==> flow/design.v (excerpt) <==
module pow_5_pipe
(
    input             clock,
    input      [17:0] n,
    output reg [17:0] n_pow_5
);
    reg [17:0] n_1, n_2, n_3;
    reg [17:0] n_pow_2, n_pow_3, n_pow_4;
    always @(posedge clock)
    begin
        n_1 <= n;
        n_2 <= n_1;
        n_3 <= n_2;
        n_pow_2 <= n * n;
        n_pow_3 <= n_pow_2 * n_1;
        n_pow_4 <= n_pow_3 * n_2;
        n_pow_5 <= n_pow_4 * n_3;
    end
endmodule
For scale: about 37 I/O pins, ~21000 um2 of cells after synthesis.
make LEC_CHECK=0 CAP_MARGIN=20 CORE_MARGIN=2 CORE_UTILIZATION=72 CTS_CLUSTER_SIZE=15 PLACE_DENSITY_LB_ADDON=0.26 SLEW_MARGIN=20 finish   # period 5.93 ns
run.sh (not shown) runs the stock make flow with config.mk's settings and CLKGATE_MAP_FILE=.
The first run completed with no timing, DRC or antenna violations.
Next try:
--- a/flow/config.mk
+++ b/flow/config.mk
@@ -7,7 +7,8 @@
 export LEC_CHECK = 0
+export ABC_AREA = 1
 export CAP_MARGIN = 20
+export CORE_ASPECT_RATIO = 1.43
 export CORE_MARGIN = 2
 export CORE_UTILIZATION = 72
-export CTS_CLUSTER_SIZE = 15
-export PLACE_DENSITY_LB_ADDON = 0.26
+export CTS_CLUSTER_SIZE = 10
 export SLEW_MARGIN = 20
==> flow/constraint.sdc (replaced) <==
create_clock -name core_clock -period 4.27 [get_ports {clock}]
set_input_delay 0.8540 -clock core_clock [delete_from_list [all_inputs] [get_ports {clock}]]
set_output_delay 0.8540 -clock core_clock [all_outputs]
set_load 0.01 [all_outputs]
Result: Now the flow aborted during 5_1_grt with GRT-0232; die area rose by 7.1%; area after synthesis rose by 7.2%; synthesized cell count came out higher by 29%.
Next try:
--- a/flow/config.mk
+++ b/flow/config.mk
@@ -9,6 +9,7 @@
 export CAP_MARGIN = 20
-export CORE_ASPECT_RATIO = 1.43
 export CORE_MARGIN = 2
 export CORE_UTILIZATION = 72
-export CTS_CLUSTER_SIZE = 10
+export PLACE_DENSITY_LB_ADDON = 0.08
+export SETUP_SLACK_MARGIN = -0.37
 export SLEW_MARGIN = 20
+export TNS_END_PERCENT = 5
==> flow/constraint.sdc (replaced) <==
create_clock -name core_clock -period 3.89 [get_ports {clock}]
set_input_delay 0.7780 -clock core_clock [delete_from_list [all_inputs] [get_ports {clock}]]
set_output_delay 0.7780 -clock core_clock [all_outputs]
set_load 0.01 [all_outputs]
=> This time the run produced a layout that fails on setup timing; synthesized cell count does not change; die size hardly moves; area after synthesis is unchanged.
Next try:
==> flow/config.mk (replaced) <==
export PLATFORM = sky130hd
export DESIGN_NAME = pow_5_pipe
export DESIGN_NICKNAME = pow_5_pipe
export VERILOG_FILES = /design/flow/design.v
export SDC_FILE = /design/flow/constraint.sdc
export NUM_CORES = 4
export LEC_CHECK = 0
export CAP_MARGIN = 20
export CORE_MARGIN = 2
export CORE_UTILIZATION = 40
export SLEW_MARGIN = 20
==> flow/constraint.sdc (replaced) <==
create_clock -name core_clock -period 6.4 [get_ports {clock}]
set_input_delay 1.2800 -clock core_clock [delete_from_list [all_inputs] [get_ports {clock}]]
set_output_delay 1.2800 -clock core_clock [all_outputs]
set_load 0.01 [all_outputs]
- Now the flow went through all stages and came out clean
- non-clock buffer count decreases by 312
- setup slack improves by 1.8 ns
- final cell count fell by about a fifth

* * *

== run A ==
The RTL this note starts from:
==> flow/design.v <==
module pow_5_pipe
(
    input             clock,
    input      [17:0] n,
    output reg [17:0] n_pow_5
);
    reg [17:0] n_1, n_2, n_3;
    reg [17:0] n_pow_2, n_pow_3, n_pow_4;
    always @(posedge clock)
    begin
        n_1 <= n;
        n_2 <= n_1;
        n_3 <= n_2;
        n_pow_2 <= n * n;
        n_pow_3 <= n_pow_2 * n_1;
        n_pow_4 <= n_pow_3 * n_2;
        n_pow_5 <= n_pow_4 * n_3;
    end
endmodule
clock: 4.52 ns
lec_check: 0
cap_margin: 0
core_aspect_ratio: 0.92
core_margin: 2
core_utilization: 72
cts_cluster_diameter: 380
cts_cluster_size: 15
gpl_routability_driven: 0
place_density_lb_addon: 0.02
setup_slack_margin: -0.46
slew_margin: 40
Run A completed end to end; final checks failed (setup timing).
Input changes introduced in run B (baseline for comparison: run A):
- swapping 0 for 20 in CAP_MARGIN
- clearing SETUP_SLACK_MARGIN, which used to be -0.46
- clearing CTS_CLUSTER_DIAMETER, which used to be 380
- clearing GPL_ROUTABILITY_DRIVEN, which used to be 0
- putting ABC_AREA at 1 where nothing was set
- swapping 40 for 20 in SLEW_MARGIN
- clearing CORE_ASPECT_RATIO, which used to be 0.92
- clearing PLACE_DENSITY_LB_ADDON, which used to be 0.02
- clearing CTS_CLUSTER_SIZE, which used to be 15
- swapping 4.52 for 4.27 in the clock period (ns, I/O delays scaled along)
Findings:
- Seen in the log of run B: GRT-0232 during global routing (5_1_grt), after which the run never completed.
- Run A → run B: post-synthesis adder-cell area fraction lost 3.5 points, vertical die dimension picked up an extra 7.8%.
- Of run B and run A, it is run B that has the lower and-or/or-and share of the synthesized area.
- Synthesized area (lower): run A
- Compared with run A, run B degrades detailed placement HPWL.
Edits applied to the flow inputs when going from run B to run C:
- CORE_UTILIZATION changed from 72 to 40
- ABC_AREA removed (was 1)
- the clock period (ns, I/O delays scaled along) changed from 4.27 to 5.21
### Flow results
STATUS run=run C STAGES=ALL_DONE FINAL_CHECKS=FAILED CAUSE=setup timing
Placement-stage cell area, run C and run B: lower on run C
Going from run B to run C, the core region area was found to have gone up by 70%.
[run C] number of cells produced by synthesis fell 662 relative to run B
Starting utilization of the core area for run C is lower than for run B.
Against run B, run C comes in about 30% higher on number of placement rows.
The higher number of distinct library cell variants in the gate-level netlist after synthesis came out of run C.
> inputs changed (run C -> run D)
- putting CTS_CLUSTER_SIZE at 99 where nothing was set
- putting TNS_END_PERCENT at 25 where nothing was set
- putting CTS_CLUSTER_DIAMETER at 210 where nothing was set
- swapping 5.21 for 6.4 in the clock period (ns, I/O delays scaled along)
### Flow results
Going from run C to run D, the area growth from synthesis to layout was found to have gone down by 7.1 points. Of run D and run C, run C shows the higher core utilization of the finished layout, with run D below it. Compared run D against run C; total routing usage reported by global routing within noise. Run D went all the way through the flow, and no timing, DRC or antenna check failed. Diff run C -> run D | count of placed standard cells including taps | down by a few percent. Row final cell area excluding filler cells: run D lower / run C higher. Going from run C to run D, maximum number of pins on one net before global-route repair now larger, wire length now smaller. From run C to run D the numbers moved as follows: cell depth of the worst setup path shows a reduction of 3, routing usage on met2 increased by 0.91 points relative to the old numbers, data arrival time at the worst-slack endpoint up 0.90 ns.
[inputs] run E vs run D
- an added PLACE_DENSITY_LB_ADDON of 0.26
- an added SETUP_SLACK_MARGIN of 0.79
- a deleted CTS_CLUSTER_SIZE that had been 99
- a deleted TNS_END_PERCENT that had been 25
- a change of CORE_UTILIZATION from 40 to 72
- a deleted CTS_CLUSTER_DIAMETER that had been 210
### Flow results
As far as clock network area share is concerned, run E and run D perform about the same. Between run D and run E, the flow reports routability congestion estimate increasing by a little under 10%. The higher total placed cells including tap cells came out of run D. Comparing flop share of the area for run D and run E, the smaller number came from run D. Run D and run E ended up with nearly the same largest stage delay on the critical path. From run D to run E, sequential share of the synthesized area did not move at all.
